== exp/xenon ==
## pit
module pit(
	input               clk,
	input               rst_n,
	output              irq,
	input       [2:0]   io_address,
	input               io_read,
	output reg  [7:0]   io_readdata,
	input               io_write,
	input       [7:0]   io_writedata,
	output              speaker_out,
	input      [27:0]   clock_rate
);
For scale: ~2,200 cells after synthesis, about 17,000 µm² of cells after synthesis.
clock: 4.23 ns
lec_check: 0
cap_margin: 20
core_aspect_ratio: 1.43
core_margin: 3
core_utilization: 72
gpl_routability_driven: 0
min_routing_layer: met1
place_density_lb_addon: 0.05
setup_slack_margin: 0.4
slew_margin: 20
run.sh (not shown) runs the stock make flow with config.mk's settings and CLKGATE_MAP_FILE=.
> inputs changed (exp/xenon -> exp/delta)
- changing CORE_MARGIN from 3 to 2
- removing MIN_ROUTING_LAYER (formerly met1)
- removing GPL_ROUTABILITY_DRIVEN (formerly 0)
- removing CORE_ASPECT_RATIO (formerly 1.43)
- changing CORE_UTILIZATION from 72 to 65
- removing SETUP_SLACK_MARGIN (formerly 0.4)
- removing PLACE_DENSITY_LB_ADDON (formerly 0.05)
- changing the clock period (ns, I/O delays scaled along) from 4.23 to 5.12
==> comparison <==
- exp/delta against exp/xenon: worst hold slack decreased by 0.023 ns relative to the old numbers; sequential power moved down; multi-input gate area in the final layout went down; post-route fraction of the period consumed by the critical path shows a reduction of 1.6 points.
- Worst-case setup margin in the final layout: exp/xenon and exp/delta compared, lower one is exp/xenon
- exp/delta has completed all stages; timing, DRC and antenna checks passed.
- Min number of buffer and inverter instances along the worst setup path across exp/xenon and exp/delta: exp/delta
### exp/delta -> exp/violet
- a change of CORE_UTILIZATION from 65 to 18
- a change of the clock period (ns, I/O delays scaled along) from 5.12 to 11.3
Results
- Per the comparison of exp/violet with exp/delta, sequential cell area share moved down, slack of the critical path moved up.
- The cell area after placement in exp/violet is 1.06 times that in exp/delta.
- exp/delta and exp/violet ended up with nearly the same final setup skew.
- Core occupancy in the finished layout ended up 53 points lower on exp/violet than on exp/delta.
- Summary: with exp/delta as the reference, number of filler cells placed in the layout in exp/violet moved up by more than 100%.
- As far as synthesized area goes, exp/violet and exp/delta are indistinguishable; the numbers are identical.
- The sequential power in exp/violet is 0.46 times that in exp/delta.
- | total power of the final layout | lower: exp/violet |


pit again, from the RTL that the note above started with.
Settings: LEC_CHECK=0, ABC_AREA=1, CAP_MARGIN=20, CORE_MARGIN=2, CORE_UTILIZATION=72, CTS_CLUSTER_DIAMETER=153, PLACE_DENSITY_LB_ADDON=0.08, SETUP_SLACK_MARGIN=0.97, SLEW_MARGIN=20; clock period 3.28 ns.
The first run stopped in 5_1_grt (GRT-0232).
Change:
Settings changed: ABC_AREA 1 to unset, CORE_UTILIZATION 72 to 40, CTS_CLUSTER_DIAMETER 153 to unset, PLACE_DENSITY_LB_ADDON 0.08 to unset, SETUP_SLACK_MARGIN 0.97 to unset.
Clock period 3.28 ns to 10.0 ns, I/O delays scaled along.
What happened: Now the flow finished clean; synthesized area shrinks by 0.42%; die area grows by 77%; synthesized cell count shrinks by 13%.
Change:
Settings changed: ABC_AREA set to 1, CORE_UTILIZATION 40 to 60, CTS_CLUSTER_SIZE set to 96.
Clock period 10.0 ns to 6.05 ns, I/O delays scaled along.
After rerunning: The changed run produced a clean layout; design area decreases by 0.56%; non-clock buffer count decreases by 17; cell count increases by 6.1%; core utilization increases by 22 points; global-route usage increases by 10 points.
Change:
Settings changed: CORE_UTILIZATION 60 to 72, CTS_CLUSTER_SIZE 96 to unset, PLACE_DENSITY set to 0.4.
Clock period 6.05 ns to 3.62 ns, I/O delays scaled along.
Result:
- The changed run finished with negative setup slack left
- register-to-register slack degrades by 1.7 ns
- count of clock-buffer cells in the layout came out lower by 10
- worst setup slack degrades by 1.7 ns
- global-route usage came out higher by 7.8 points
- cell count came out lower by 0.75%
- design area came out higher by 3.2%
- fmax came out higher by 21%
- total power came out higher by 82%
Change:
Settings changed: ABC_AREA 1 to unset, CORE_UTILIZATION 72 to 51, PLACE_DENSITY 0.4 to unset.
Clock period 3.62 ns to 6.05 ns, I/O delays scaled along.
The new run passed the timing, design-rule and antenna checks.
Via count goes down by 14%.
Setup slack improved by 0.96 ns.
Global-route usage went down by 12 points.
Wire length falls by 7.3%.
Critical path depth is lower by 2.
Synthesized area goes down by 0.42%.
Power goes down by 44%.


Setup of yarrow:
Starting RTL as in the previous note.
export LEC_CHECK = 0
export CAP_MARGIN = 20
export CORE_MARGIN = 2
export CORE_UTILIZATION = 50
export SETUP_SLACK_MARGIN = 1.08
export SLEW_MARGIN = 20
create_clock -name core_clock -period 4.26 [get_ports {clk}]
yarrow completed; timing, DRC and antenna clean
## Diff of input files: fjord against yarrow
Settings: a deleted SETUP_SLACK_MARGIN that had been 1.08; a change of CORE_UTILIZATION from 50 to 40; an added MIN_ROUTING_LAYER of met2; an added TNS_END_PERCENT of 5; a change of the clock period (ns, I/O delays scaled along) from 4.26 to 10.0.
Findings:
On met2 layer wire length in the routed design, the lower figure sits with fjord, not yarrow.
Relative to yarrow, fmax has gone down in fjord.
Taking yarrow as 1.0, fjord lands at 0.36 on combinational power.
In fjord, the post-synthesis to final-layout area growth came out 5.4 points below the value in yarrow.
Changes observed in fjord relative to yarrow: part of the power in combinational logic down 3.7 points, DRC violation count after routing flat.
Cell area is lower on fjord
fjord ends up with a first-pass GRT wire length that is 4.2% lower than in yarrow.
Diff fjord..yarrow | final-layout worst hold slack | negligible
Comparing yarrow and fjord, the lower internal power consumption is on fjord.
Routed wire length (higher): yarrow
diff inputs: fjord => tundra
Settings: setting CELL_PAD_IN_SITES_DETAIL_PLACEMENT to 2 for the first time; removing TNS_END_PERCENT (formerly 5); removing MIN_ROUTING_LAYER (formerly met2); changing the clock period (ns, I/O delays scaled along) from 10.0 to 3.56.
Results
Completing all stages was not enough for tundra: its layout failed the final checks because of capacitance limit, slew limit, setup timing. The final reports for tundra and fjord show maximum resistive drop on vdd higher in the former. tundra against fjord: wire length up 140%; highest cell delay on the worst timing path up 0.90 ns. tundra gives less aggregate negative setup slack than fjord did. tundra gives less part of the power in the clock network than fjord did. The global routing usage summed across all routing layers in tundra sits 15 points above the value recorded for fjord. From fjord to tundra the numbers moved as follows: wire length of the first global-routing pass went up by 100%, routed length on met3 went down by about 33%.
Power is estimated from default activity; no workload was simulated.
